<file path="flow/config.mk">
export PLATFORM = sky130hd
export DESIGN_NAME = syntropy_core
export DESIGN_NICKNAME = syntropy_core
export VERILOG_FILES = /design/flow/design.v
export SDC_FILE = /design/flow/constraint.sdc
export NUM_CORES = 4
export LEC_CHECK = 0
export ABC_AREA = 1
export CAP_MARGIN = 20
export CORE_MARGIN = 7
export CORE_UTILIZATION = 40
export CTS_CLUSTER_DIAMETER = 388
export CTS_CLUSTER_SIZE = 15
export PLACE_DENSITY = 0.54
export SETUP_SLACK_MARGIN = -0.89
export SLEW_MARGIN = 20
</file>
<file path="flow/constraint.sdc">
create_clock -name core_clock -period 13.0 [get_ports {clk}]
set_input_delay 2.6000 -clock core_clock [delete_from_list [all_inputs] [get_ports {clk}]]
set_output_delay 2.6000 -clock core_clock [all_outputs]
set_load 0.01 [all_outputs]
</file>
<file path="flow/design.v">
`timescale 1ns / 1ps
module syntropy_core #(
    parameter DATA_WIDTH = 16,
    parameter ADDR_WIDTH = 8,
    parameter THRESHOLD_DEFAULT = 16'hE666,   
    parameter LEARNING_RATE = 16'h0019,      
    parameter MAX_ITERATIONS = 8'd10
)(
    input wire clk,
    input wire rst_n,
    input wire [DATA_WIDTH-1:0] voltage_drift,     
    input wire [DATA_WIDTH-1:0] packet_loss,       
    input wire [DATA_WIDTH-1:0] temp_variance,     
    input wire [DATA_WIDTH-1:0] phase_jitter,      
    input wire [DATA_WIDTH-1:0] threshold,         
    input wire enable_learning,                    
    input wire mesh_broadcast_en,                  
    output reg stable,                             
    output reg [DATA_WIDTH-1:0] flux_value,        
    output reg [DATA_WIDTH-1:0] correction_vector,  
    output reg [DATA_WIDTH-1:0] optimized_params,  
    output reg learning_active,                    
    output reg mesh_broadcast_req,                 
    input wire [DATA_WIDTH-1:0] mesh_flux_in,      
    input wire [DATA_WIDTH-1:0] mesh_correction_in,  
    input wire mesh_valid_in,                      
    output reg [DATA_WIDTH-1:0] mesh_flux_out,     
    output reg [DATA_WIDTH-1:0] mesh_correction_out,  
    output reg mesh_valid_out,                     
    output reg [7:0] iteration_count,              
    output reg [3:0] state,                        
    output reg error_flag                          
);
    localparam IDLE = 4'd0;
    localparam EVALUATE = 4'd1;
    localparam LEARN = 4'd2;
    localparam CORRECT = 4'd3;
    localparam BROADCAST = 4'd4;
    localparam ERROR = 4'd5;
    reg [DATA_WIDTH-1:0] flux_reg;
    reg [DATA_WIDTH-1:0] threshold_reg;
    reg [DATA_WIDTH-1:0] metrics [0:3];   
    reg [DATA_WIDTH-1:0] gradients [0:3];  
    reg [DATA_WIDTH-1:0] params [0:3];    
    reg [7:0] iter_count;
    reg [3:0] current_state;
    reg learning_en;
    reg mesh_en;
    wire [DATA_WIDTH-1:0] flux_calc;
    wire signed [22:0] gradient_calc [0:3];
    wire signed [31:0] scaled_step [0:3];
    wire [DATA_WIDTH-1:0] param_update [0:3];
    wire signed [17:0] flux_error;
    localparam signed [31:0] LEARNING_RATE_S = LEARNING_RATE;
    wire overflow_flag;
    assign flux_calc = 16'h0100 - (voltage_drift + packet_loss + 
                                   (temp_variance >> 8) + phase_jitter);
    assign flux_error = $signed({2'b00, threshold_reg}) - $signed({2'b00, flux_reg});
    assign gradient_calc[0] = -2 * flux_error;  
    assign gradient_calc[1] = -2 * flux_error;  
    assign gradient_calc[2] = (-2 * flux_error) >>> 8;  
    assign gradient_calc[3] = -2 * flux_error;  
    assign scaled_step[0] = (LEARNING_RATE_S * gradient_calc[0]) >>> 8;
    assign scaled_step[1] = (LEARNING_RATE_S * gradient_calc[1]) >>> 8;
    assign scaled_step[2] = (LEARNING_RATE_S * gradient_calc[2]) >>> 8;
    assign scaled_step[3] = (LEARNING_RATE_S * gradient_calc[3]) >>> 8;
    assign param_update[0] = params[0] - scaled_step[0][DATA_WIDTH-1:0];
    assign param_update[1] = params[1] - scaled_step[1][DATA_WIDTH-1:0];
    assign param_update[2] = params[2] - scaled_step[2][DATA_WIDTH-1:0];
    assign param_update[3] = params[3] - scaled_step[3][DATA_WIDTH-1:0];
    assign overflow_flag = (flux_calc[15] == 1'b1) || 
                          (param_update[0][15] == 1'b1) ||
                          (param_update[1][15] == 1'b1) ||
                          (param_update[2][15] == 1'b1) ||
                          (param_update[3][15] == 1'b1);
    always @(posedge clk or negedge rst_n) begin
        if (!rst_n) begin
            stable <= 1'b0;
            flux_value <= 16'h0000;
            correction_vector <= 16'h0000;
            optimized_params <= 16'h0000;
            learning_active <= 1'b0;
            mesh_broadcast_req <= 1'b0;
            mesh_flux_out <= 16'h0000;
            mesh_correction_out <= 16'h0000;
            mesh_valid_out <= 1'b0;
            iteration_count <= 8'd0;
            state <= IDLE;
            error_flag <= 1'b0;
            params[0] <= 16'h0000;  
            params[1] <= 16'h0000;  
            params[2] <= 16'h0000;  
            params[3] <= 16'h0000;  
            threshold_reg <= THRESHOLD_DEFAULT;
            flux_reg <= 16'h0000;
            current_state <= IDLE;
            learning_en <= 1'b0;
            mesh_en <= 1'b0;
            iter_count <= 8'd0;
        end else begin
            threshold_reg <= threshold;
            learning_en <= enable_learning;
            mesh_en <= mesh_broadcast_en;
            metrics[0] <= voltage_drift;
            metrics[1] <= packet_loss;
            metrics[2] <= temp_variance;
            metrics[3] <= phase_jitter;
            case (current_state)
                IDLE: begin
                    stable <= 1'b0;
                    learning_active <= 1'b0;
                    mesh_broadcast_req <= 1'b0;
                    mesh_valid_out <= 1'b0;
                    error_flag <= 1'b0;
                    iter_count <= 8'd0;
                    if (overflow_flag) begin
                        current_state <= ERROR;
                    end else begin
                        current_state <= EVALUATE;
                    end
                end
                EVALUATE: begin
                    flux_reg <= flux_calc;
                    flux_value <= flux_calc;
                    if (flux_calc >= threshold_reg) begin
                        stable <= 1'b1;
                        correction_vector <= 16'h0000;
                        current_state <= IDLE;
                    end else begin
                        stable <= 1'b0;
                        correction_vector <= threshold_reg - flux_calc;
                        if (learning_en) begin
                            current_state <= LEARN;
                        end else begin
                            current_state <= CORRECT;
                        end
                    end
                end
                LEARN: begin
                    learning_active <= 1'b1;
                    if (iter_count < MAX_ITERATIONS) begin
                        gradients[0] <= gradient_calc[0];
                        gradients[1] <= gradient_calc[1];
                        gradients[2] <= gradient_calc[2];
                        gradients[3] <= gradient_calc[3];
                        params[0] <= param_update[0];
                        params[1] <= param_update[1];
                        params[2] <= param_update[2];
                        params[3] <= param_update[3];
                        iter_count <= iter_count + 1;
                        iteration_count <= iter_count + 1;
                        flux_reg <= 16'h0100 - (param_update[0] + param_update[1] + 
                                               (param_update[2] >> 8) + param_update[3]);
                    end else begin
                        learning_active <= 1'b0;
                        optimized_params <= params[0] + params[1] + params[2] + params[3];
                        current_state <= CORRECT;
                    end
                end
                CORRECT: begin
                    if (mesh_en && mesh_valid_in) begin
                        correction_vector <= mesh_correction_in;
                    end
                    current_state <= BROADCAST;
                end
                BROADCAST: begin
                    mesh_flux_out <= flux_reg;
                    mesh_correction_out <= correction_vector;
                    mesh_valid_out <= 1'b1;
                    mesh_broadcast_req <= 1'b1;
                    current_state <= IDLE;
                end
                ERROR: begin
                    error_flag <= 1'b1;
                    stable <= 1'b0;
                    learning_active <= 1'b0;
                    mesh_broadcast_req <= 1'b0;
                    mesh_valid_out <= 1'b0;
                end
                default: begin
                    current_state <= IDLE;
                end
            endcase
            state <= current_state;
        end
    end
    always @(posedge clk) begin
        if (mesh_valid_in && mesh_en) begin
        end
    end
endmodule
</file>
<file path="flow/run.sh">
#!/bin/bash
# the make line also repeats each setting of config.mk as NAME=value (left out here)
make -C /OpenROAD-flow-scripts/flow DESIGN_CONFIG=/design/flow/config.mk WORK_HOME=/design/flow/orfs CLKGATE_MAP_FILE= finish
</file>
==> impl_metrics.csv, run 1 <==
group,metric,value,unit
floorplanning,placeable_area,48000,um^2
logic_synthesis,ys_top_cells_by_area,"sky130_fd_sc_hd__dfrtp_1, sky130_fd_sc_hd__ha_1, sky130_fd_sc_hd__fa_1, sky130_fd_sc_hd__nand2_1, sky130_fd_sc_hd__inv_1",
critical_path,crit-reg2reg-launch,"threshold_reg[1]",
logic_synthesis,synth.cell_area,19600,um^2
logic_synthesis,synth_area_per_cell,7.92,um^2
clocking,cts_root_buffer,"sky130_fd_sc_hd__clkbuf_16",
job,drv_cap,0,
critical_path,timing_worst_setup_path_type,"reg2reg",
detailed_routing,drt-initial-drc-count,725,
final_timing,finalClockPeriodUsage,0.876,
global_route,grt_antenna_before_repair,4,
detailed_routing,finalWirelength,55600,um
critical_path,path_buffers,7,
clocking,cts-htree-levels,1,
logic_synthesis,postSynth.topFlopCell,"sky130_fd_sc_hd__dfrtp_1",
detailed_routing,drt-pass1-iter-count,7,
logic_synthesis,synth.yosys.seq_area_share,0.261,
final_timing,relSlewSlack,0.344,
logic_synthesis,enable_flop_cells,0,
final_timing,fin_crit,11.39,ns
clocking,worst_path_clk_slew,0.07,ns
clocking,insertion_delay,0.51,ns
critical_path,cp_data_required_time,13.39,ns
critical_path,worstSetupPathDepth,58,
detailed_routing,n_antenna_cell,0,
floorplanning,site_row_count,80,
global_route,vias_in_the_first_global_route,17000,
floorplanning,die.size.x,235,um
final_timing,setup_tns,0,ns
clocking,cts_bufs_inserted,17,
clocking,holdBufCountCts,0,
global_route,globalRouteOverflowTotal,0,
detailed_routing,drcViolationCount,0,
critical_path,setup.worst_path.end,"flux_reg[14]",
clocking,clock_tree_from_tritoncts,"done",
final_timing,rsz0062_at_grt,"false",
final_layout,finalNetCount,3128,
logic_synthesis,synth-cells-yosys,2472,
hold_path,hold_path.class,"reg2reg",
critical_path,r2r_end,"flux_reg[14]",
final_timing,achievable-frequency,87.8,MHz
final_layout,area_delta_synth_final,15.5,%
critical_path,crit_path_end_kind,"flip-flop",
critical_path,critPathLaunch,"threshold_reg[1]",
placed_design,globalplace.congestion,0.924,
logic_synthesis,synth_dominant_cell_count,"sky130_fd_sc_hd__nand2_1",
final_timing,final-hold-violation-count,0,
critical_path,path_common_cell,"sky130_fd_sc_hd__nand2_1",
detailed_routing,vias,16400,
clocking,clk_path_buf_depth,3,
logic_synthesis,synth.yosys.warnings,4,
logic_synthesis,ys_chip_area,19600,um^2
final_timing,final-setup-viol-count,0,
detailed_routing,routed_wire_length_per_instance,17.0,um
logic_synthesis,muxShareOfSynthArea,0.00633,
placed_design,detailedPlacementHpwl,46500,um
final_timing,clock_skew,0.0196,ns
logic_synthesis,post_synth_main_logic_family,"adder cells",
logic_synthesis,synth_top_area_share,0.249,
floorplanning,overall_chip_area,55300,um^2
job,warning_count,52,
floorplanning,initial_utilization,0.407,
hold_path,min_from,"iteration_count[2]",
critical_path,path_max_fanout,6,
floorplanning,dieHeight,235,um
global_route,grt_pass1_wl,90100,um
logic_synthesis,post-synth-top-area-cell,"sky130_fd_sc_hd__dfrtp_1",
run_status,status,"timing/DRC/antenna clean",
floorplanning,num_io_pins,214,
critical_path,r2r_setup_slack,1.61,ns
critical_path,crit_arrival,11.78,ns
logic_synthesis,ys_sh_simple,0.185,
global_route,grt.total_usage,0.199,
logic_synthesis,synthXorXnorAreaFrac,0.0635,
logic_synthesis,synth-seq-cells,204,
logic_synthesis,synth-adder-area-share,0.271,
clocking,cts-resized-gates,0,
logic_synthesis,synth.lib_cells_used.distinct,54,
placed_design,io_buffer_count,188,
hold_path,hold_crit_endpoint,"iteration_count[2]",
global_route,grt_start_max_net_pins,78,
logic_synthesis,postSynthCellCount,2472,
logic_synthesis,netlist_top_cells_count,"sky130_fd_sc_hd__nand2_1, sky130_fd_sc_hd__inv_1, sky130_fd_sc_hd__ha_1",
critical_path,r2r.worst_path.cells,58,
critical_path,nature_of_the_critical_path_startpoint,"flip-flop",
clocking,cts.sinks,204,
logic_synthesis,synth-compound-area-share,0.123,
hold_path,worst_hold_path.num_cells,2,
detailed_routing,avgViaCountPerCell,5.03,
final_timing,final-max-slew-violation-count,0,
detailed_routing,antenna_left,0,
clocking,postCtsSetupBuffers,0,
logic_synthesis,syn_nets,2952,
critical_path,critical-path-top-delay-family,"adder cells",
critical_path,slowest_library_cell_on_the_worst_path,"sky130_fd_sc_hd__dfstp_2",
logic_synthesis,ys_async_sr_fraction,1.00,
final_timing,worst_pin_slew,0.985,ns
critical_path,max_stage_delay,0.57,ns
-- final cells by class --
cell class,instances,area [um^2]
Tap cell,615,769
Clock inverter,1,8.76
Fill cell,4732,25500
Sequential cell,204,5120
Clock buffer,20,437
Timing Repair Buffer,197,1970
Inverter,422,1590
Multi-Input combinational cell,1806,12700
-- through the flow --
step | area, um^2 | std cells | hold WS (ns) | utilization | worst slack, ns
after CTS | 22600 | 3264 | 0.475 | 0.470 | 1.42
after detailed placement | 22100 | 3243 | 0.456 | 0.460 | 1.47
after floorplan | 19600 | 2472 | 0.414 | - | 3.73
final | 22600 | 3265 | 0.469 | 0.470 | 1.61
after global placement | 22100 | 3243 | 0.449 | 0.460 | 1.58
after global routing | 22600 | 3265 | 0.492 | 0.470 | 0.588
-- routing by layer --
| metal | global-route usage | up-vias | wire length, um |
|---|---|---|---|
| met1 | 0.247 | 7711 | 24400 |
| met3 | 0.0330 | 83 | 2400 |
| li1 | - | 8323 | - |
| met4 | 0.0635 | 8 | 1990 |
| met5 | 0 | - | 55 |
| met2 | 0.353 | 293 | 26800 |
==> run 2, diff against run 1 <==
ABC_AREA = default   (was 1)
CORE_MARGIN = 2   (was 7)
CORE_UTILIZATION = 71   (was 40)
CTS_CLUSTER_DIAMETER = 255   (was 388)
CTS_CLUSTER_SIZE = default   (was 15)
MAX_ROUTING_LAYER = met4   (was default)
PLACE_DENSITY = default   (was 0.54)
SETUP_SLACK_MARGIN = 1.62   (was -0.89)
==> run 2 against run 1 <==
  * Core utilization grew 38 points
  * Critical path type unchanged
  * Highest routed layer is now met4
==> impl_metrics.csv, run 2 <==
group,metric,value,unit
detailed_routing,routed.top_layer,"met4",
hold_path,hold_path.class,"reg2reg",
critical_path,critPathLaunch,"threshold_reg[3]",
logic_synthesis,synth.lib_cells_used.distinct,89,
final_layout,area_delta_synth_final,18.9,%
logic_synthesis,synth_area_per_cell,9.22,um^2
hold_path,min_from,"optimized_params[14]",
critical_path,crit_path_end_kind,"flip-flop",
final_timing,relSlewSlack,0.367,
floorplanning,dieHeight,168,um
global_route,vias_in_the_first_global_route,15400,
logic_synthesis,synth-adder-area-share,0.278,
critical_path,worstSetupPathDepth,46,
final_timing,postLayoutSetupSlackWorst,1.92,ns
final_timing,setup_tns,0,ns
logic_synthesis,synth_top_area_share,0.256,
critical_path,nature_of_the_critical_path_startpoint,"flip-flop",
global_route,grt_start_max_net_pins,97,
job,warning_count,55,
final_timing,final-max-slew-violation-count,0,
clocking,holdBufCountCts,0,
critical_path,r2r.worst_path.cells,46,
critical_path,path_buffers,1,
critical_path,crit_arrival,11.49,ns
clocking,worst_path_clk_slew,0.06,ns
run_status,status,"timing/DRC/antenna clean",
clocking,clk_path_buf_depth,3,
global_route,grt_antenna_before_repair,0,
detailed_routing,antenna_left,0,
final_timing,final-hold-violation-count,0,
logic_synthesis,muxShareOfSynthArea,0.0240,
final_layout,finish.utilization,0.852,
detailed_routing,avgViaCountPerCell,6.11,
detailed_routing,met1_length,21200,um
logic_synthesis,ys_async_sr_fraction,1.00,
logic_synthesis,synth-compound-area-share,0.158,
detailed_routing,n_antenna_cell,0,
detailed_routing,drt-initial-drc-count,1423,
critical_path,r2r_end,"flux_reg[15]",
floorplanning,overall_chip_area,28200,um^2
final_timing,clock_skew,0.0291,ns
logic_synthesis,synthXorXnorAreaFrac,0.0788,
clocking,cts-htree-levels,1,
hold_path,worst_hold_path.num_cells,2,
clocking,cts.sinks,204,
final_timing,worst_pin_slew,0.950,ns
clocking,clock_tree_from_tritoncts,"done",
floorplanning,initial_utilization,0.716,
critical_path,path_common_cell,"sky130_fd_sc_hd__ha_1",
critical_path,max_stage_delay,0.53,ns
detailed_routing,finalWirelength,51000,um
logic_synthesis,post-synth-top-area-cell,"sky130_fd_sc_hd__dfrtp_1",
logic_synthesis,ys_sh_simple,0.136,
critical_path,path_max_fanout,12,
critical_path,r2r_setup_slack,1.92,ns
detailed_routing,vias,16000,
hold_path,hold_crit_endpoint,"optimized_params[14]",
global_route,globalRouteOverflowTotal,0,
floorplanning,die.size.x,168,um
detailed_routing,met2RoutedLength,24600,um
placed_design,dp_slack,0.759,ns
final_timing,fin_crit,11.08,ns
final_timing,finalClockPeriodUsage,0.852,
critical_path,cp_data_required_time,13.41,ns
detailed_routing,drt-pass1-iter-count,6,
global_route,grt_pass1_wl,78900,um
critical_path,setup.worst_path.end,"flux_reg[15]",
detailed_routing,drcViolationCount,0,
global_route,grt.total_usage,0.361,
clocking,insertion_delay,0.54,ns
logic_synthesis,enable_flop_cells,0,
logic_synthesis,postSynthCellCount,2071,
final_layout,finalInstanceArea,22700,um^2
placed_design,io_buffer_count,188,
logic_synthesis,syn_nets,2551,
critical_path,critical-path-top-delay-family,"adder cells",
logic_synthesis,synth-seq-cells,204,
critical_path,timing_worst_setup_path_type,"reg2reg",
logic_synthesis,post_synth_main_logic_family,"adder cells",
critical_path,crit-reg2reg-launch,"threshold_reg[3]",
floorplanning,placeable_area,26700,um^2
job,drv_cap,0,
floorplanning,site_row_count,60,
logic_synthesis,netlist_top_cells_count,"sky130_fd_sc_hd__ha_1, sky130_fd_sc_hd__inv_1, sky130_fd_sc_hd__nand2_1",
logic_synthesis,synth.cell_area,19100,um^2
detailed_routing,routed_wire_length_per_instance,19.4,um
floorplanning,num_io_pins,214,
logic_synthesis,synth_dominant_cell_count,"sky130_fd_sc_hd__ha_1",
critical_path,slowest_library_cell_on_the_worst_path,"sky130_fd_sc_hd__ha_1",
logic_synthesis,ys_chip_area,19100,um^2
placed_design,globalplace.congestion,0.960,
final_timing,achievable-frequency,90.3,MHz
logic_synthesis,synth.yosys.warnings,4,
detailed_routing,met3_wirelength,3620,um
placed_design,placedInstanceArea,21300,um^2
logic_synthesis,ys_top_cells_by_area,"sky130_fd_sc_hd__dfrtp_1, sky130_fd_sc_hd__ha_1, sky130_fd_sc_hd__fa_1, sky130_fd_sc_hd__xnor2_1, sky130_fd_sc_hd__inv_1",
logic_synthesis,synth-cells-yosys,2071,
final_layout,finalNetCount,2749,
clocking,cts_bufs_inserted,24,
final_timing,rsz0062_at_grt,"false",
placed_design,detailedPlacementHpwl,38600,um
logic_synthesis,postSynth.topFlopCell,"sky130_fd_sc_hd__dfrtp_1",
logic_synthesis,synth.yosys.seq_area_share,0.268,
clocking,cts_root_buffer,"sky130_fd_sc_hd__clkbuf_16",
final_timing,final-setup-viol-count,0,
## run 2: stage by stage
stage,hold slack [ns],instances
3_5_place_dp,0.466,2557
6_report,0.473,2628
2_1_floorplan,0.352,2071
5_1_grt,0.499,2628
4_1_cts,0.479,2605
3_3_place_gp,0.458,2557
## run 2: cell type report
| type | count | area [um^2] |
|---|---|---|
| clock buffers | 37 | 719 |
| clock inverters | 7 | 71.3 |
| fillers | 1516 | 3950 |
| inverters | 238 | 901 |
| multi-input cells | 1579 | 13300 |
| flip-flops and latches | 204 | 5120 |
| well taps | 341 | 427 |
| repair buffers | 222 | 2140 |
## run 2: per-layer routing
| layer | vias up | global-route usage |
|---|---|---|
| met3 | 121 | 0.0545 |
| met1 | 7792 | 0.480 |
| met5 | - | - |
| met4 | 0 | 0.0968 |
| met2 | 627 | 0.583 |
| li1 | 7504 | - |
## run 2: timing repair
| item | in CTS | in global routing |
|---|---|---|
| endpoints found under the setup margin | 7 | 6 |
| resized | 27 | 70 |
| hold endpoints to repair | 0 | 0 |
| pin swaps | 4 | 24 |
| buffers inserted | 4 | 23 |
==> run 3, diff against run 2 <==
ABC_AREA = 1   (was default)
CORE_UTILIZATION = 40   (was 71)
CTS_CLUSTER_DIAMETER = 230   (was 255)
CTS_CLUSTER_SIZE = 16   (was default)
MAX_ROUTING_LAYER = default   (was met4)
SETUP_SLACK_MARGIN = 0.21   (was 1.62)
TNS_END_PERCENT = 10   (was default)
==> run 3 against run 2 <==
  * Still clean
  * Fmax decreased by 4.6%
  * Cell count increased by 25%
  * Routed wire length increased by 1.7%
  * Cell area decreased by 0.36%
==> impl_metrics.csv, run 3 <==
group,metric,value,unit
run_status,status,"timing/DRC/antenna clean",
logic_synthesis,synth-adder-area-share,0.271,
clocking,cts_bufs_inserted,16,
critical_path,path_common_cell,"sky130_fd_sc_hd__nand2_1",
logic_synthesis,ys_async_sr_fraction,1.00,
detailed_routing,finalWirelength,51900,um
critical_path,worstSetupPathDepth,58,
floorplanning,die.size.x,225,um
hold_path,hold_crit_endpoint,"iteration_count[5]",
hold_path,hold_path.class,"reg2reg",
floorplanning,num_io_pins,214,
job,warning_count,54,
floorplanning,initial_utilization,0.402,
critical_path,timing_worst_setup_path_type,"reg2reg",
placed_design,io_buffer_count,188,
critical_path,critical-path-top-delay-family,"adder cells",
critical_path,setup.worst_path.end,"flux_reg[14]",
placed_design,detailedPlacementHpwl,43000,um
final_timing,finalClockPeriodUsage,0.893,
detailed_routing,drt-pass1-iter-count,5,
final_timing,worst_pin_slew,1.08,ns
critical_path,crit_path_end_kind,"flip-flop",
clocking,cts-htree-levels,1,
detailed_routing,n_antenna_cell,0,
logic_synthesis,post-synth-top-area-cell,"sky130_fd_sc_hd__dfrtp_1",
logic_synthesis,ys_top_cells_by_area,"sky130_fd_sc_hd__dfrtp_1, sky130_fd_sc_hd__ha_1, sky130_fd_sc_hd__fa_1, sky130_fd_sc_hd__nand2_1, sky130_fd_sc_hd__inv_1",
critical_path,crit-reg2reg-launch,"threshold_reg[1]",
final_timing,achievable-frequency,86.1,MHz
clocking,cts_root_buffer,"sky130_fd_sc_hd__clkbuf_16",
critical_path,slowest_library_cell_on_the_worst_path,"sky130_fd_sc_hd__dfstp_2",
final_layout,finish.utilization,0.465,
logic_synthesis,netlist_top_cells_count,"sky130_fd_sc_hd__nand2_1, sky130_fd_sc_hd__inv_1, sky130_fd_sc_hd__ha_1",
critical_path,r2r.worst_path.cells,58,
detailed_routing,vias,16500,
critical_path,cp_data_required_time,13.41,ns
global_route,grt_pass1_wl,84400,um
logic_synthesis,synth-seq-cells,204,
clocking,clock_tree_from_tritoncts,"done",
global_route,grt_start_max_net_pins,110,
final_timing,fin_crit,11.61,ns
critical_path,crit_arrival,12.02,ns
logic_synthesis,synth-cells-yosys,2472,
logic_synthesis,muxShareOfSynthArea,0.00633,
clocking,cts.sinks,204,
logic_synthesis,synthXorXnorAreaFrac,0.0635,
logic_synthesis,synth_top_area_share,0.249,
logic_synthesis,synth_area_per_cell,7.92,um^2
logic_synthesis,synth.yosys.seq_area_share,0.261,
final_timing,relSlewSlack,0.282,
clocking,clk_path_buf_depth,3,
logic_synthesis,synth_dominant_cell_count,"sky130_fd_sc_hd__nand2_1",
detailed_routing,routed_wire_length_per_instance,15.8,um
final_layout,area_delta_synth_final,15.6,%
global_route,globalRouteOverflowTotal,0,
hold_path,worst_hold_path.num_cells,2,
logic_synthesis,ys_chip_area,19600,um^2
detailed_routing,drt-initial-drc-count,946,
logic_synthesis,postSynthCellCount,2472,
clocking,cts-resized-gates,0,
logic_synthesis,ys_sh_simple,0.185,
floorplanning,dieHeight,225,um
final_timing,rsz0062_at_grt,"false",
final_layout,nFillCells,4828,
clocking,postCtsSetupBuffers,0,
final_timing,final-hold-violation-count,0,
global_route,grt_antenna_before_repair,4,
critical_path,r2r_setup_slack,1.39,ns
logic_synthesis,post_synth_main_logic_family,"adder cells",
logic_synthesis,enable_flop_cells,0,
logic_synthesis,postSynth.topFlopCell,"sky130_fd_sc_hd__dfrtp_1",
job,drv_cap,0,
floorplanning,overall_chip_area,50700,um^2
global_route,grt.total_usage,0.208,
critical_path,r2r_end,"flux_reg[14]",
critical_path,critPathLaunch,"threshold_reg[1]",
logic_synthesis,synth.yosys.warnings,4,
critical_path,max_stage_delay,0.57,ns
placed_design,globalplace.congestion,0.917,
final_layout,finalNetCount,3127,
clocking,holdBufCountCts,0,
detailed_routing,drcViolationCount,0,
final_timing,setup_tns,0,ns
detailed_routing,avgViaCountPerCell,5.03,
floorplanning,site_row_count,81,
critical_path,path_buffers,7,
global_route,vias_in_the_first_global_route,16800,
logic_synthesis,synth.cell_area,19600,um^2
floorplanning,placeable_area,48600,um^2
critical_path,nature_of_the_critical_path_startpoint,"flip-flop",
clocking,worst_path_clk_slew,0.08,ns
logic_synthesis,synth-compound-area-share,0.123,
final_timing,final-setup-viol-count,0,
final_timing,clock_skew,0.0147,ns
detailed_routing,antenna_left,0,
clocking,insertion_delay,0.52,ns
logic_synthesis,syn_nets,2952,
logic_synthesis,synth.lib_cells_used.distinct,54,
hold_path,min_from,"iteration_count[5]",
critical_path,path_max_fanout,6,
final_timing,final-max-slew-violation-count,0,
## run 3: layout make-up
type | instances | area [um^2] | area share
clock buffer | 26 | 438 | 0.0194
clock inverter | 2 | 46.3 | 0.00205
inverter | 422 | 1590 | 0.0701
multi-input combinational | 1806 | 12700 | 0.562
sequential | 204 | 5120 | 0.226
tap | 622 | 778 | 0.0344
timing repair buffer | 197 | 1950 | 0.0863
## run 3: metal layers
| layer | up-vias | GRT usage | share of wire |
|---|---|---|---|
| met4 | 4 | 0.0540 | 0.023 |
| met2 | 297 | 0.380 | 0.49 |
| met1 | 7796 | 0.258 | 0.44 |
| li1 | 8329 | - | - |
| met3 | 57 | 0.0280 | 0.044 |
| met5 | - | 0 | 0.00048 |
## run 3: stage by stage
step | cells | worst slack, ns | instance area (um^2) | hold slack [ns]
2_1_floorplan | 2472 | 3.73 | 19600 | 0.414
3_5_place_dp | 3251 | 1.54 | 22100 | 0.454
4_1_cts | 3279 | 1.51 | 22600 | 0.476
5_1_grt | 3279 | 0.639 | 22600 | 0.484
3_3_place_gp | 3251 | 1.62 | 22100 | 0.450
6_report | 3279 | 1.39 | 22600 | 0.470
==> run 4, diff against run 3 <==
CELL_PAD_IN_SITES_GLOBAL_PLACEMENT = 2   (was default)
CORE_UTILIZATION = 21   (was 40)
CTS_CLUSTER_DIAMETER = 109   (was 230)
CTS_CLUSTER_SIZE = default   (was 16)
GPL_TIMING_DRIVEN = 0   (was default)
MAX_ROUTING_LAYER = met4   (was default)
PLACE_DENSITY_LB_ADDON = 0.04   (was default)
SETUP_SLACK_MARGIN = 1.62   (was 0.21)
SLEW_MARGIN = 10   (was 20)
TNS_END_PERCENT = 5   (was 10)
clock period = 19.6 ns   (was 13.0 ns; I/O delays follow)
==> run 4 against run 3 <==
  * Core utilization shrank 20 points
  * Fmax grew 0.61%
  * Synthesized area is the same
  * Synthesized cell count is the same
  * Still clean on timing, DRC and antenna
  * Critical path depth is the same
  * Via count grew 0.46%
  * Clock skew shrank 0.0030 ns
  * First-iteration DRC count shrank 34%
  * Highest routed layer is now met4
  * Cell area grew 6.2%
  * Cell count grew 21%
  * Sequential share of layout area shrank 1.3 points
==> impl_metrics.csv, run 4 <==
group,metric,value,unit
floorplanning,placeable_area,91900,um^2
logic_synthesis,enable_flop_cells,0,
floorplanning,initial_utilization,0.213,
floorplanning,die.size.x,309,um
final_layout,finalInstanceArea,24000,um^2
critical_path,path_common_cell,"sky130_fd_sc_hd__nand2_1",
clocking,clock_tree_from_tritoncts,"done",
placed_design,globalplace.congestion,0.824,
final_layout,finalNetCount,3174,
final_timing,rsz0062_at_grt,"false",
global_route,grt_start_max_net_pins,83,
detailed_routing,drt-pass1-iter-count,5,
final_timing,postLayoutSetupSlackWorst,8.06,ns
placed_design,placedInstanceArea,23100,um^2
hold_path,worst_hold_path.num_cells,2,
detailed_routing,drt-initial-drc-count,628,
floorplanning,num_io_pins,214,
final_timing,achievable-frequency,86.6,MHz
logic_synthesis,ys_async_sr_fraction,1.00,
logic_synthesis,synth_dominant_cell_count,"sky130_fd_sc_hd__nand2_1",
logic_synthesis,synth-adder-area-share,0.271,
critical_path,path_buffers,8,
final_timing,relSlewSlack,0.333,
critical_path,setup.worst_path.end,"flux_reg[15]",
floorplanning,dieHeight,309,um
critical_path,crit_path_end_kind,"flip-flop",
final_timing,finalClockPeriodUsage,0.589,
critical_path,r2r_setup_slack,8.06,ns
final_layout,area_delta_synth_final,22.8,%
clocking,cts-htree-levels,1,
hold_path,min_from,"iteration_count[0]",
logic_synthesis,post-synth-top-area-cell,"sky130_fd_sc_hd__dfrtp_1",
detailed_routing,vias,16600,
hold_path,hold_crit_endpoint,"iteration_count[0]",
critical_path,critical-path-top-delay-family,"adder cells",
clocking,insertion_delay,0.58,ns
logic_synthesis,synth.yosys.warnings,4,
placed_design,dp_slack,7.74,ns
logic_synthesis,ys_chip_area,19600,um^2
clocking,holdBufCountCts,0,
clocking,clk_path_buf_depth,3,
critical_path,r2r.worst_path.cells,58,
logic_synthesis,synth.lib_cells_used.distinct,54,
final_timing,worst_pin_slew,0.996,ns
global_route,grt.total_usage,0.161,
critical_path,timing_worst_setup_path_type,"reg2reg",
detailed_routing,drcViolationCount,0,
clocking,cts_bufs_inserted,29,
critical_path,crit-reg2reg-launch,"threshold_reg[1]",
logic_synthesis,syn_nets,2952,
logic_synthesis,muxShareOfSynthArea,0.00633,
placed_design,detailedPlacementHpwl,63300,um
critical_path,cp_data_required_time,20.06,ns
global_route,grt_antenna_before_repair,4,
critical_path,worstSetupPathDepth,58,
job,warning_count,52,
detailed_routing,routed_wire_length_per_instance,18.6,um
clocking,cts.sinks,204,
floorplanning,overall_chip_area,95600,um^2
clocking,worst_path_clk_slew,0.06,ns
global_route,vias_in_the_first_global_route,17600,
hold_path,hold_path.class,"reg2reg",
critical_path,nature_of_the_critical_path_startpoint,"flip-flop",
final_timing,fin_crit,11.54,ns
final_timing,setup_tns,0,ns
logic_synthesis,synthXorXnorAreaFrac,0.0635,
final_layout,layout.cells.non_filler,3963,
logic_synthesis,synth.yosys.seq_area_share,0.261,
job,drv_cap,0,
floorplanning,site_row_count,111,
logic_synthesis,ys_sh_simple,0.185,
logic_synthesis,postSynthCellCount,2472,
placed_design,dpl.cell_count,3906,
final_layout,combined_area_of_the_multi_input_logic_cells,12700,um^2
final_timing,final-hold-violation-count,0,
final_layout,nFillCells,10100,
final_timing,clock_skew,0.0117,ns
critical_path,crit_arrival,12.01,ns
clocking,postCtsSetupBuffers,0,
logic_synthesis,postSynth.topFlopCell,"sky130_fd_sc_hd__dfrtp_1",
logic_synthesis,synth-compound-area-share,0.123,
run_status,status,"timing/DRC/antenna clean",
detailed_routing,finalWirelength,73700,um
critical_path,critPathLaunch,"threshold_reg[1]",
detailed_routing,avgViaCountPerCell,4.18,
final_layout,finish.utilization,0.261,
logic_synthesis,ys_top_cells_by_area,"sky130_fd_sc_hd__dfrtp_1, sky130_fd_sc_hd__ha_1, sky130_fd_sc_hd__fa_1, sky130_fd_sc_hd__nand2_1, sky130_fd_sc_hd__inv_1",
logic_synthesis,netlist_top_cells_count,"sky130_fd_sc_hd__nand2_1, sky130_fd_sc_hd__inv_1, sky130_fd_sc_hd__ha_1",
final_timing,final-max-slew-violation-count,0,
logic_synthesis,synth.cell_area,19600,um^2
final_layout,seqCellArea,5120,um^2
critical_path,path_max_fanout,10,
final_timing,hold_ws,0.470,ns
logic_synthesis,synth_area_per_cell,7.92,um^2
logic_synthesis,synth_top_area_share,0.249,
logic_synthesis,post_synth_main_logic_family,"adder cells",
critical_path,max_stage_delay,0.60,ns
logic_synthesis,synth-cells-yosys,2472,
critical_path,r2r_end,"flux_reg[15]",
detailed_routing,antenna_left,0,
clocking,cts-resized-gates,0,
logic_synthesis,synth-seq-cells,204,
global_route,grt_pass1_wl,112000,um
critical_path,slowest_library_cell_on_the_worst_path,"sky130_fd_sc_hd__dfstp_2",
final_timing,final-setup-viol-count,0,
placed_design,io_buffer_count,188,
global_route,globalRouteOverflowTotal,0,
clocking,cts_root_buffer,"sky130_fd_sc_hd__clkbuf_16",
## run 4: metal layers
layer,global-route usage,share of wire
met1,0.198,0.45
met2,0.276,0.49
met3,0.0268,0.038
met4,0.0345,0.023
met5,-,0
## run 4: layout make-up
class,instances,area share
multi-input combinational,1806,0.528
sequential,204,0.213
timing repair buffer,191,0.0811
inverter,422,0.0659
tap,1243,0.0647
clock buffer,46,0.0358
buffer,40,0.00708
clock inverter,7,0.00370
antenna,4,0.000417
==> run 5, diff against run 4 <==
CELL_PAD_IN_SITES_GLOBAL_PLACEMENT = 0   (was 2)
CORE_ASPECT_RATIO = 0.66   (was default)
CORE_MARGIN = 9   (was 2)
CORE_UTILIZATION = 72   (was 21)
CTS_CLUSTER_DIAMETER = default   (was 109)
GPL_TIMING_DRIVEN = default   (was 0)
MIN_ROUTING_LAYER = met1   (was default)
PLACE_DENSITY_LB_ADDON = default   (was 0.04)
SETUP_SLACK_MARGIN = 1.64   (was 1.62)
SLEW_MARGIN = 20   (was 10)
TNS_END_PERCENT = default   (was 5)
clock period = 7.71 ns   (was 19.6 ns; I/O delays follow)
==> run 5 against run 4 <==
  * The flow now stops in clock tree synthesis
  * Synthesized cell count unchanged
  * Synthesized area did not move
  * Die area decreased by 65%
==> impl_metrics.csv, run 5 <==
group,metric,value,unit
run_status,status,"aborted with a tool error",
run_status,last-stage-reached,"clock tree synthesis",
run_status,error_line,"[ERROR DPL-0038] Utilization greater than 100%, impossible to legalize",
logic_synthesis,postSynthCellCount,2472,
logic_synthesis,synth_top_area_share,0.249,
floorplanning,placeable_area,26400,um^2
logic_synthesis,netlist_top_cells_count,"sky130_fd_sc_hd__nand2_1, sky130_fd_sc_hd__inv_1, sky130_fd_sc_hd__ha_1",
floorplanning,initial_utilization,0.740,
logic_synthesis,ys_sh_simple,0.185,
floorplanning,overall_chip_area,33600,um^2
floorplanning,num_io_pins,214,
logic_synthesis,enable_flop_cells,0,
logic_synthesis,synth.lib_cells_used.distinct,54,
logic_synthesis,synth-compound-area-share,0.123,
logic_synthesis,synth-adder-area-share,0.271,
logic_synthesis,post_synth_main_logic_family,"adder cells",
logic_synthesis,ys_async_sr_fraction,1.00,
logic_synthesis,synth_dominant_cell_count,"sky130_fd_sc_hd__nand2_1",
placed_design,dpl.cell_count,3366,
logic_synthesis,synth-cells-yosys,2472,
placed_design,globalplace.congestion,1.11,
floorplanning,die.size.x,221,um
logic_synthesis,synth.yosys.seq_area_share,0.261,
logic_synthesis,synth.cell_area,19600,um^2
logic_synthesis,ys_chip_area,19600,um^2
logic_synthesis,post-synth-top-area-cell,"sky130_fd_sc_hd__dfrtp_1",
logic_synthesis,muxShareOfSynthArea,0.00633,
floorplanning,dieHeight,152,um
placed_design,io_buffer_count,188,
logic_synthesis,synth.yosys.warnings,4,
logic_synthesis,postSynth.topFlopCell,"sky130_fd_sc_hd__dfrtp_1",
floorplanning,site_row_count,48,
logic_synthesis,synth-seq-cells,204,
logic_synthesis,synthXorXnorAreaFrac,0.0635,
logic_synthesis,syn_nets,2952,
placed_design,detailedPlacementHpwl,63600,um
logic_synthesis,ys_top_cells_by_area,"sky130_fd_sc_hd__dfrtp_1, sky130_fd_sc_hd__ha_1, sky130_fd_sc_hd__fa_1, sky130_fd_sc_hd__nand2_1, sky130_fd_sc_hd__inv_1",
logic_synthesis,synth_area_per_cell,7.92,um^2
[run 5: per-stage QoR]
step                      area (um^2)  setup WS (ns)  setup TNS [ns]  hold slack (ns)   util
after floorplan                 19900          -1.33          -10.56            0.414      -
after global placement          25000          -1.62          -16.31            0.448  0.946
after detailed placement        25000          -2.65          -29.40            0.452  0.946
==> run 6, diff against run 5 <==
ABC_AREA = default   (was 1)
CELL_PAD_IN_SITES_GLOBAL_PLACEMENT = default   (was 0)
CORE_ASPECT_RATIO = default   (was 0.66)
CORE_MARGIN = 2   (was 9)
CORE_UTILIZATION = 65   (was 72)
CTS_CLUSTER_DIAMETER = 29   (was default)
CTS_CLUSTER_SIZE = 93   (was default)
MAX_ROUTING_LAYER = default   (was met4)
MIN_ROUTING_LAYER = default   (was met1)
SETUP_SLACK_MARGIN = -0.78   (was 1.64)
clock period = 10.3 ns   (was 7.71 ns; I/O delays follow)
==> run 6 against run 5 <==
  * The layout now fails its checks (negative setup slack)
  * Synthesized cell count fell by 16%
  * Die area is 8.3% lower
  * Synthesized area shrank 2.4%
==> impl_metrics.csv, run 6 <==
group,metric,value,unit
run_status,status,"complete, but fails checks",
run_status,so_faults,"negative setup slack",
floorplanning,dieHeight,175,um
final_timing,final-setup-viol-count,7,
final_timing,finalClockPeriodUsage,1.07,
global_route,globalRouteOverflowTotal,0,
placed_design,io_buffer_count,188,
logic_synthesis,synth-cells-yosys,2071,
global_route,grt_pass1_wl,91200,um
critical_path,r2r_setup_slack,-0.76,ns
logic_synthesis,synth_area_per_cell,9.22,um^2
logic_synthesis,synth_dominant_cell_count,"sky130_fd_sc_hd__ha_1",
clocking,clk_path_buf_depth,3,
critical_path,max_stage_delay,0.45,ns
clocking,cts_bufs_inserted,49,
detailed_routing,routed_wire_length_per_instance,20.7,um
critical_path,path_max_fanout,5,
logic_synthesis,synth_top_area_share,0.256,
logic_synthesis,synth-compound-area-share,0.158,
final_timing,final-hold-violation-count,0,
logic_synthesis,muxShareOfSynthArea,0.0240,
critical_path,critPathLaunch,"threshold_reg[0]",
critical_path,slowest_library_cell_on_the_worst_path,"sky130_fd_sc_hd__or3_4",
critical_path,crit_arrival,11.50,ns
detailed_routing,drcViolationCount,0,
critical_path,path_buffers,10,
critical_path,crit_path_end_kind,"flip-flop",
logic_synthesis,synth.lib_cells_used.distinct,89,
placed_design,detailedPlacementHpwl,40900,um
clocking,clock_tree_from_tritoncts,"done",
critical_path,r2r_end,"flux_reg[12]",
logic_synthesis,post-synth-top-area-cell,"sky130_fd_sc_hd__dfrtp_1",
logic_synthesis,postSynth.topFlopCell,"sky130_fd_sc_hd__dfrtp_1",
final_layout,area_delta_synth_final,34.9,%
floorplanning,die.size.x,175,um
floorplanning,initial_utilization,0.663,
clocking,cts_root_buffer,"sky130_fd_sc_hd__clkbuf_16",
logic_synthesis,netlist_top_cells_count,"sky130_fd_sc_hd__ha_1, sky130_fd_sc_hd__inv_1, sky130_fd_sc_hd__nand2_1",
detailed_routing,vias,18100,
critical_path,critical-path-top-delay-family,"adder cells",
logic_synthesis,post_synth_main_logic_family,"adder cells",
clocking,holdBufCountCts,0,
critical_path,timing_worst_setup_path_type,"reg2reg",
final_layout,nFillCells,1328,
critical_path,setup.worst_path.end,"flux_reg[12]",
logic_synthesis,syn_nets,2551,
final_timing,fin_crit,11.06,ns
logic_synthesis,synth.yosys.seq_area_share,0.268,
logic_synthesis,ys_top_cells_by_area,"sky130_fd_sc_hd__dfrtp_1, sky130_fd_sc_hd__ha_1, sky130_fd_sc_hd__fa_1, sky130_fd_sc_hd__xnor2_1, sky130_fd_sc_hd__inv_1",
floorplanning,num_io_pins,214,
critical_path,worstSetupPathDepth,54,
critical_path,path_common_cell,"sky130_fd_sc_hd__ha_1",
floorplanning,overall_chip_area,30800,um^2
hold_path,hold_path.class,"reg2reg",
detailed_routing,avgViaCountPerCell,6.10,
final_timing,setup_tns,-3.41,ns
logic_synthesis,ys_sh_simple,0.136,
floorplanning,site_row_count,62,
hold_path,worst_hold_path.num_cells,2,
job,warning_count,55,
final_timing,relSlewSlack,0.288,
final_timing,clock_skew,0.0285,ns
critical_path,cp_data_required_time,10.74,ns
logic_synthesis,synth-seq-cells,204,
logic_synthesis,ys_async_sr_fraction,1.00,
critical_path,nature_of_the_critical_path_startpoint,"flip-flop",
detailed_routing,drt-initial-drc-count,1692,
global_route,grt_start_max_net_pins,97,
hold_path,min_from,"optimized_params[4]",
clocking,worst_path_clk_slew,0.05,ns
detailed_routing,finalWirelength,61400,um
critical_path,r2r.worst_path.cells,54,
detailed_routing,drt-pass1-iter-count,5,
final_layout,finish.utilization,0.895,
detailed_routing,antenna_left,0,
final_layout,combined_area_of_the_multi_input_logic_cells,13500,um^2
logic_synthesis,enable_flop_cells,0,
clocking,cts.sinks,204,
global_route,grt.total_usage,0.372,
final_timing,achievable-frequency,90.4,MHz
final_timing,final-max-slew-violation-count,0,
clocking,cts-htree-levels,2,
logic_synthesis,synth.cell_area,19100,um^2
placed_design,globalplace.congestion,0.924,
critical_path,crit-reg2reg-launch,"threshold_reg[0]",
logic_synthesis,synth.yosys.warnings,4,
global_route,vias_in_the_first_global_route,18100,
final_timing,postLayoutSetupSlackWorst,-0.764,ns
final_timing,worst_pin_slew,1.06,ns
floorplanning,placeable_area,28800,um^2
hold_path,hold_crit_endpoint,"optimized_params[4]",
logic_synthesis,synthXorXnorAreaFrac,0.0788,
final_layout,finalNetCount,3018,
job,drv_cap,0,
clocking,insertion_delay,0.57,ns
logic_synthesis,ys_chip_area,19100,um^2
final_layout,seqCellArea,5120,um^2
global_route,grt_antenna_before_repair,1,
logic_synthesis,postSynthCellCount,2071,
logic_synthesis,synth-adder-area-share,0.278,
run 6: through the flow:
stage          instances  setup slack (ns)  hold WS, ns  instance area, um^2
3_5_place_dp        2857             -1.06        0.466                23300
6_report            2966            -0.764        0.477                25800
4_1_cts             2950            -0.773        0.478                25100
2_1_floorplan       2071            -0.631        0.352                19100
3_3_place_gp        2857            -0.860        0.458                23300
5_1_grt             2964             -1.11        0.498                25800
run 6: metal layers:
| metal | vias to the layer above | GRT usage | part of all wire |
|---|---|---|---|
| li1 | 8066 | - | - |
| met1 | 8775 | 0.482 | 0.39 |
| met2 | 985 | 0.615 | 0.48 |
| met3 | 262 | 0.0693 | 0.087 |
| met4 | 0 | 0.158 | 0.051 |
| met5 | - | 0 | 0 |
run 6: layout make-up:
type	instances	share of cell area
Multi-Input combinational cell	1579	0.523
Sequential cell	204	0.199
Timing Repair Buffer	466	0.155
Clock buffer	59	0.0502
Inverter	238	0.0350
Clock inverter	33	0.0198
Tap cell	384	0.0187
Antenna cell	3	0.000291
run 6: repair_timing:
item / in CTS / in global routing
resized: 18 / 98
pin swaps: 3 / 60
setup buffers: 1 / 16
setup endpoints to repair: 4 / 7
==> run 7, diff against run 6 <==
CORE_UTILIZATION = 68   (was 65)
CTS_CLUSTER_DIAMETER = default   (was 29)
CTS_CLUSTER_SIZE = 37   (was 93)
SETUP_SLACK_MARGIN = default   (was -0.78)
==> run 7 against run 6 <==
  * The layout still fails its checks (negative setup slack)
  * Synthesized cell count unchanged
  * Clock-buffer cell count down 30
  * Sequential cell count unchanged
  * Register-to-register slack worse by 1.3 ns
  * Cell count down 2.0%
  * Routed wire length up 23%
  * Synthesized area unchanged
  * Fmax down 11%
  * Global-route usage up 4.7 points
  * Critical path depth down 10
  * Critical path type unchanged
  * Critical endpoint is now flux_reg[15]
==> impl_metrics.csv, run 7 <==
group,metric,value,unit
run_status,status,"complete, but fails checks",
run_status,so_faults,"negative setup slack",
logic_synthesis,muxShareOfSynthArea,0.0240,
detailed_routing,vias,19700,
logic_synthesis,enable_flop_cells,0,
logic_synthesis,post-synth-top-area-cell,"sky130_fd_sc_hd__dfrtp_1",
global_route,grt_antenna_before_repair,2,
final_timing,hold_ws,0.471,ns
final_timing,clock_skew,0.0121,ns
clocking,insertion_delay,0.53,ns
final_timing,fin_crit,12.41,ns
hold_path,hold_crit_endpoint,"optimized_params[14]",
final_timing,rsz0062_at_grt,"true",
final_layout,nFillCells,1035,
logic_synthesis,synth.yosys.seq_area_share,0.268,
logic_synthesis,postSynth.topFlopCell,"sky130_fd_sc_hd__dfrtp_1",
placed_design,dp_slack,-0.728,ns
clocking,worst_path_clk_slew,0.06,ns
logic_synthesis,post_synth_main_logic_family,"adder cells",
logic_synthesis,synth-adder-area-share,0.278,
logic_synthesis,synth-compound-area-share,0.158,
hold_path,worst_hold_path.num_cells,2,
detailed_routing,avgViaCountPerCell,6.77,
critical_path,setup.worst_path.end,"flux_reg[15]",
clocking,cts-htree-levels,1,
clocking,clock_tree_from_tritoncts,"done",
final_timing,finalClockPeriodUsage,1.20,
floorplanning,initial_utilization,0.689,
detailed_routing,drt-pass1-iter-count,8,
floorplanning,num_io_pins,214,
floorplanning,die.size.x,172,um
clocking,clk_path_buf_depth,3,
final_timing,worst_pin_slew,1.02,ns
hold_path,hold_path.class,"reg2reg",
logic_synthesis,ys_sh_simple,0.136,
floorplanning,placeable_area,27700,um^2
critical_path,nature_of_the_critical_path_startpoint,"flip-flop",
final_timing,final-max-slew-violation-count,0,
critical_path,slowest_library_cell_on_the_worst_path,"sky130_fd_sc_hd__o41ai_4",
detailed_routing,routed_wire_length_per_instance,26.0,um
final_layout,finish.utilization,0.915,
critical_path,crit_path_end_kind,"flip-flop",
final_timing,achievable-frequency,80.6,MHz
floorplanning,dieHeight,172,um
logic_synthesis,synth-cells-yosys,2071,
critical_path,max_stage_delay,0.71,ns
clocking,cts_root_buffer,"sky130_fd_sc_hd__clkbuf_16",
final_timing,final-setup-viol-count,12,
logic_synthesis,ys_top_cells_by_area,"sky130_fd_sc_hd__dfrtp_1, sky130_fd_sc_hd__ha_1, sky130_fd_sc_hd__fa_1, sky130_fd_sc_hd__xnor2_1, sky130_fd_sc_hd__inv_1",
logic_synthesis,ys_chip_area,19100,um^2
logic_synthesis,synth_dominant_cell_count,"sky130_fd_sc_hd__ha_1",
critical_path,critical-path-top-delay-family,"adder cells",
logic_synthesis,synth.yosys.warnings,4,
global_route,grt.total_usage,0.419,
detailed_routing,finalWirelength,75600,um
global_route,globalRouteOverflowTotal,0,
critical_path,timing_worst_setup_path_type,"reg2reg",
global_route,grt_pass1_wl,95400,um
critical_path,path_buffers,6,
critical_path,r2r_setup_slack,-2.11,ns
job,drv_cap,0,
clocking,cts_bufs_inserted,24,
critical_path,crit_arrival,12.81,ns
critical_path,critPathLaunch,"flux_reg[11]",
placed_design,placedInstanceArea,23200,um^2
logic_synthesis,postSynthCellCount,2071,
final_layout,finalNetCount,2993,
logic_synthesis,synth_top_area_share,0.256,
hold_path,min_from,"optimized_params[14]",
global_route,vias_in_the_first_global_route,18400,
critical_path,path_common_cell,"sky130_fd_sc_hd__ha_1",
logic_synthesis,synthXorXnorAreaFrac,0.0788,
logic_synthesis,syn_nets,2551,
floorplanning,overall_chip_area,29400,um^2
final_timing,relSlewSlack,0.311,
floorplanning,site_row_count,61,
final_layout,finalInstanceArea,25400,um^2
detailed_routing,antenna_left,0,
placed_design,globalplace.congestion,0.910,
logic_synthesis,synth.lib_cells_used.distinct,89,
global_route,grt_start_max_net_pins,97,
logic_synthesis,synth-seq-cells,204,
critical_path,path_max_fanout,4,
logic_synthesis,ys_async_sr_fraction,1.00,
logic_synthesis,synth.cell_area,19100,um^2
critical_path,r2r.worst_path.cells,44,
critical_path,cp_data_required_time,10.70,ns
placed_design,detailedPlacementHpwl,43000,um
final_timing,final-hold-violation-count,0,
critical_path,crit-reg2reg-launch,"flux_reg[11]",
detailed_routing,drcViolationCount,0,
final_timing,postLayoutSetupSlackWorst,-2.11,ns
detailed_routing,drt-initial-drc-count,2727,
logic_synthesis,netlist_top_cells_count,"sky130_fd_sc_hd__ha_1, sky130_fd_sc_hd__inv_1, sky130_fd_sc_hd__nand2_1",
final_layout,area_delta_synth_final,32.8,%
logic_synthesis,synth_area_per_cell,9.22,um^2
critical_path,r2r_end,"flux_reg[15]",
placed_design,io_buffer_count,188,
critical_path,worstSetupPathDepth,44,
job,warning_count,56,
clocking,cts.sinks,204,
-- run 7: timing repair --
action                                  4_1_cts  5_1_grt
endpoints found under the setup margin        5       10
hold buffers                                  0        0
setup buffers                                34       22
pin swaps                                    91      102
resized                                     103      104
-- run 7: metal layers --
metal	routed length, um	GRT usage
met1	24700	0.509
met2	33500	0.710
met3	9900	0.0762
met4	7430	0.224
met5	108	0
-- run 7: final cells by class --
cell class	count	area, um^2	share of cell area
Multi-Input combinational cell	1579	14100	0.555
Sequential cell	204	5120	0.202
Timing Repair Buffer	466	4030	0.159
Inverter	238	903	0.0356
Clock buffer	29	639	0.0252
Tap cell	378	473	0.0186
Clock inverter	12	108	0.00424
Antenna cell	2	5.00	0.000197
-- run 7: per-stage QoR --
step | instances | TNS, ns
5_1_grt | 2906 | -15.35
2_1_floorplan | 2071 | 0
4_1_cts | 2902 | -0.939
3_3_place_gp | 2828 | -1.82
6_report | 2908 | -14.03
3_5_place_dp | 2828 | -2.42
==> run 8, diff against run 7 <==
CORE_UTILIZATION = 19   (was 68)
CTS_CLUSTER_SIZE = default   (was 37)
clock period = 16.3 ns   (was 10.3 ns; I/O delays follow)
==> run 8 against run 7 <==
  * The run now finishes clean
  * First-iteration DRC count down 72%
  * Critical path depth up 6
  * Sequential share of layout area up 1.7 points
  * Die area rose to 3.5 times the previous value
  * Clock-buffer cell count up 10
  * Fmax down 0.80%
  * Synthesized area unchanged
  * Critical path type unchanged
==> impl_metrics.csv, run 8 <==
group,metric,value,unit
global_route,grt_start_max_net_pins,97,
critical_path,slowest_library_cell_on_the_worst_path,"sky130_fd_sc_hd__dfstp_2",
logic_synthesis,ys_top_cells_by_area,"sky130_fd_sc_hd__dfrtp_1, sky130_fd_sc_hd__ha_1, sky130_fd_sc_hd__fa_1, sky130_fd_sc_hd__xnor2_1, sky130_fd_sc_hd__inv_1",
logic_synthesis,synth.yosys.seq_area_share,0.268,
clocking,holdBufCountCts,0,
detailed_routing,routed_wire_length_per_instance,14.6,um
final_timing,relSlewSlack,0.301,
clocking,clock_tree_from_tritoncts,"done",
critical_path,crit-reg2reg-launch,"threshold_reg[1]",
final_timing,fin_crit,12.51,ns
final_timing,finalClockPeriodUsage,0.767,
critical_path,critical-path-top-delay-family,"adder cells",
detailed_routing,finalWirelength,52100,um
global_route,grt.total_usage,0.0996,
detailed_routing,routed.top_layer,"met4",
detailed_routing,drt-initial-drc-count,760,
logic_synthesis,synthXorXnorAreaFrac,0.0788,
floorplanning,num_io_pins,214,
clocking,clk_path_buf_depth,3,
logic_synthesis,postSynthCellCount,2071,
detailed_routing,drcViolationCount,0,
floorplanning,site_row_count,116,
floorplanning,dieHeight,321,um
logic_synthesis,synth-seq-cells,204,
clocking,cts_bufs_inserted,26,
placed_design,placedInstanceArea,22500,um^2
final_layout,finalNetCount,2726,
hold_path,hold_crit_endpoint,"flux_value[10]",
hold_path,min_from,"flux_value[10]",
logic_synthesis,ys_sh_simple,0.136,
logic_synthesis,synth_top_area_share,0.256,
final_layout,nFillCells,10800,
floorplanning,overall_chip_area,103000,um^2
final_layout,finalInstanceArea,23400,um^2
critical_path,r2r_setup_slack,3.79,ns
critical_path,crit_arrival,12.96,ns
detailed_routing,vias,14900,
placed_design,io_buffer_count,188,
critical_path,max_stage_delay,0.59,ns
hold_path,worst_hold_path.num_cells,2,
run_status,status,"timing/DRC/antenna clean",
detailed_routing,n_antenna_cell,0,
clocking,cts-resized-gates,0,
logic_synthesis,enable_flop_cells,0,
final_timing,setup_tns,0,ns
global_route,vias_in_the_first_global_route,14700,
global_route,grt_pass1_wl,81900,um
detailed_routing,avgViaCountPerCell,4.18,
logic_synthesis,synth_dominant_cell_count,"sky130_fd_sc_hd__ha_1",
job,drv_cap,0,
critical_path,critPathLaunch,"threshold_reg[1]",
final_timing,rsz0062_at_grt,"false",
logic_synthesis,ys_chip_area,19100,um^2
critical_path,cp_data_required_time,16.75,ns
logic_synthesis,post_synth_main_logic_family,"adder cells",
logic_synthesis,synth-adder-area-share,0.278,
final_timing,final-setup-viol-count,0,
critical_path,path_buffers,5,
logic_synthesis,muxShareOfSynthArea,0.0240,
clocking,cts.sinks,204,
final_timing,worst_pin_slew,1.05,ns
logic_synthesis,synth-compound-area-share,0.158,
global_route,globalRouteOverflowTotal,0,
detailed_routing,drt-pass1-iter-count,5,
final_layout,area_delta_synth_final,22.5,%
critical_path,worstSetupPathDepth,50,
logic_synthesis,post-synth-top-area-cell,"sky130_fd_sc_hd__dfrtp_1",
critical_path,nature_of_the_critical_path_startpoint,"flip-flop",
logic_synthesis,synth.cell_area,19100,um^2
final_timing,achievable-frequency,80.0,MHz
critical_path,r2r_end,"flux_reg[14]",
floorplanning,placeable_area,99900,um^2
logic_synthesis,synth-cells-yosys,2071,
logic_synthesis,ys_async_sr_fraction,1.00,
detailed_routing,met2RoutedLength,24800,um
floorplanning,die.size.x,321,um
placed_design,globalplace.congestion,0.861,
logic_synthesis,synth_area_per_cell,9.22,um^2
clocking,insertion_delay,0.55,ns
logic_synthesis,postSynth.topFlopCell,"sky130_fd_sc_hd__dfrtp_1",
clocking,cts_root_buffer,"sky130_fd_sc_hd__clkbuf_16",
final_timing,final-hold-violation-count,0,
hold_path,hold_path.class,"reg2reg",
logic_synthesis,netlist_top_cells_count,"sky130_fd_sc_hd__ha_1, sky130_fd_sc_hd__inv_1, sky130_fd_sc_hd__nand2_1",
final_timing,clock_skew,0.0134,ns
clocking,cts-htree-levels,1,
critical_path,r2r.worst_path.cells,50,
clocking,worst_path_clk_slew,0.06,ns
critical_path,path_common_cell,"sky130_fd_sc_hd__fa_1",
final_timing,final-max-slew-violation-count,0,
job,warning_count,52,
logic_synthesis,synth.yosys.warnings,4,
critical_path,path_max_fanout,9,
clocking,postCtsSetupBuffers,0,
logic_synthesis,synth.lib_cells_used.distinct,89,
critical_path,setup.worst_path.end,"flux_reg[14]",
detailed_routing,antenna_left,0,
detailed_routing,met1_length,23700,um
floorplanning,initial_utilization,0.191,
critical_path,crit_path_end_kind,"flip-flop",
detailed_routing,met3_wirelength,2560,um
placed_design,detailedPlacementHpwl,43000,um
critical_path,timing_worst_setup_path_type,"reg2reg",
global_route,grt_antenna_before_repair,2,
logic_synthesis,syn_nets,2551,
run 8: routing by layer:
layer	vias up	GRT usage
li1	7460	-
met1	7120	0.133
met2	263	0.169
met3	49	0.0149
met4	0	0.0237
met5	-	0
run 8: cell type report:
type | count | area, um^2 | area share
inverters | 238 | 901 | 0.0385
well taps | 1298 | 1620 | 0.0694
clock inverters | 9 | 125 | 0.00535
multi-input cells | 1579 | 12900 | 0.551
clock buffers | 39 | 781 | 0.0334
flip-flops and latches | 204 | 5120 | 0.219
repair buffers | 197 | 1960 | 0.0837
run 8: stage by stage:
stage,instances,setup WS (ns),hold slack [ns],utilization
3_3_place_gp,3516,3.73,0.461,0.225
2_1_floorplan,2071,5.37,0.352,-
4_1_cts,3564,3.65,0.479,0.234
6_report,3564,3.79,0.475,0.234
5_1_grt,3564,2.87,0.500,0.234
3_5_place_dp,3516,3.71,0.463,0.225
